==> exp/harbor: inputs <==
==> flow/design.v (excerpt) <==
module conv_top
#(
    parameter DATA_WIDTH  = 8,
    parameter KERNEL_SIZE = 25
)
(
    input  logic                     i_clk,
    input  logic                     i_arstn,
	input  logic                     i_arstn_perf,
	input  logic                     i_enable_count2,
    input  logic                     i_ready,
    input  logic                     i_valid,
    input  logic [KERNEL_SIZE - 1:0] i_bit_X,
    input  logic [KERNEL_SIZE - 1:0] i_bit_K,
    output logic [              1:0] o_conv,
    output logic                     o_ready,
    output logic                     o_valid,
	output logic [             31:0] o_perf_cycle_count,
	output logic [             31:0] o_perf_cycle_count2
);
make LEC_CHECK=0 ABC_AREA=1 CAP_MARGIN=20 CORE_ASPECT_RATIO=0.82 CORE_MARGIN=8 CORE_UTILIZATION=45 CTS_CLUSTER_DIAMETER=160 GPL_TIMING_DRIVEN=1 HOLD_SLACK_MARGIN=0.12 SLEW_MARGIN=35 finish   # period 5.68 ns
run.sh (not shown) runs the stock make flow with config.mk's settings and CLKGATE_MAP_FILE=.
==> exp/raven (differences from exp/harbor) <==
==> flow/config.mk (replaced) <==
export PLATFORM = sky130hd
export DESIGN_NAME = conv_top
export DESIGN_NICKNAME = conv_top
export VERILOG_FILES = /design/flow/design.v
export SDC_FILE = /design/flow/constraint.sdc
export NUM_CORES = 4
export LEC_CHECK = 0
export CAP_MARGIN = 20
export CORE_MARGIN = 2
export CORE_UTILIZATION = 70
export CTS_CLUSTER_DIAMETER = 141
export SETUP_SLACK_MARGIN = 1.17
export SLEW_MARGIN = 20
==> flow/constraint.sdc (replaced) <==
create_clock -name core_clock -period 7.86 [get_ports {i_clk}]
set_input_delay 1.5720 -clock core_clock [delete_from_list [all_inputs] [get_ports {i_clk}]]
set_output_delay 1.5720 -clock core_clock [all_outputs]
set_load 0.01 [all_outputs]
==> comparison table <==
Global-route track usage on met2: exp/harbor 0.2597; exp/raven 0.4057
Combinational Area: exp/harbor 16990 µm²; exp/raven 18040 µm²
Synthesized instance count: exp/harbor 4157; exp/raven 2646
Run status: exp/harbor failed layout checks; exp/raven finished clean
Layout check failures: exp/harbor negative setup slack; exp/raven -
Transition time of the tightest slew-check pin: exp/harbor 0.8594 ns; exp/raven 1.172 ns
Post-Synthesis Net Count: exp/harbor 4617; exp/raven 3106
Wirelength, routed: exp/harbor 73.03 mm; exp/raven 58.31 mm
Die height: exp/harbor 276.7 µm; exp/raven 231.1 µm
R2r worst-path depth: exp/harbor 19; exp/raven 15
Crit path buffers/inverters: exp/harbor 8; exp/raven 5
Simple-gate share of the synthesized area: exp/harbor 0.1827; exp/raven 0.08937
Non-clock buffers: exp/harbor 529; exp/raven 145
Power share of the combinational group: exp/harbor 0.520; exp/raven 0.511
Fraction of area in non-clock buffers: exp/harbor 0.09797; exp/raven 0.03585
Fill cell total of the finished layout: exp/harbor 7525; exp/raven 3050
Largest stage delay on the critical path: exp/harbor 0.63 ns; exp/raven 0.57 ns
Routed wl met2: exp/harbor 32.95 mm; exp/raven 30.73 mm
Count of non-filler cells in the finished layout: exp/harbor 5749; exp/raven 3517
Worst setup slack after placement: exp/harbor -1.420 ns; exp/raven 0.2475 ns
DP Wirelength: exp/harbor 49.57 mm; exp/raven 39.97 mm
Final net count: exp/harbor 5087; exp/raven 3246
And-or/or-and share of the synthesized area: exp/harbor 0.05339; exp/raven 0.01230
Power drawn by the clock network: exp/harbor 5.12 mW; exp/raven 3.26 mW
Switch share: exp/harbor 0.3920; exp/raven 0.3849
Floorplan utilization: exp/harbor 0.4549; exp/raven 0.7052
Cells in synth_stat.txt: exp/harbor 4157; exp/raven 2646

==> v11 <==
conv_top again, from the RTL that the note above started with.
make LEC_CHECK=0 ABC_AREA=1 CAP_MARGIN=10 CORE_MARGIN=2 CORE_UTILIZATION=40 CTS_CLUSTER_SIZE=26 HOLD_SLACK_MARGIN=-0.1 SLEW_MARGIN=20 finish   # period 12.0 ns
==> v34: changes against v11 <==
==> flow/config.mk (replaced) <==
export PLATFORM = sky130hd
export DESIGN_NAME = conv_top
export DESIGN_NICKNAME = conv_top
export VERILOG_FILES = /design/flow/design.v
export SDC_FILE = /design/flow/constraint.sdc
export NUM_CORES = 4
export LEC_CHECK = 0
export ABC_AREA = 1
export CAP_MARGIN = 20
export CORE_ASPECT_RATIO = 0.82
export CORE_MARGIN = 8
export CORE_UTILIZATION = 40
export CTS_CLUSTER_DIAMETER = 160
export GPL_TIMING_DRIVEN = 0
export HOLD_SLACK_MARGIN = 0.12
export SLEW_MARGIN = 35
==> flow/constraint.sdc (replaced) <==
create_clock -name core_clock -period 5.68 [get_ports {i_clk}]
set_input_delay 1.1360 -clock core_clock [delete_from_list [all_inputs] [get_ports {i_clk}]]
set_output_delay 1.1360 -clock core_clock [all_outputs]
set_load 0.01 [all_outputs]
==> summary of the runs <==
- v11 finished clean. v34 reached the layout checks and failed them: setup timing.
- In v11 the global-route usage is lower than in v34, by 3.3 points.
- Of v11 and v34, v34 has the higher first-iteration DRC count (gap about 18%, measured against v34).
- In v11 the routed wire length is lower than in v34, by 27%.
- Between v34 and v11, the lower cell count is in v11 (gap 1.9%, measured against v11).
No activity file was given, so power comes from the tool's default toggle rates.
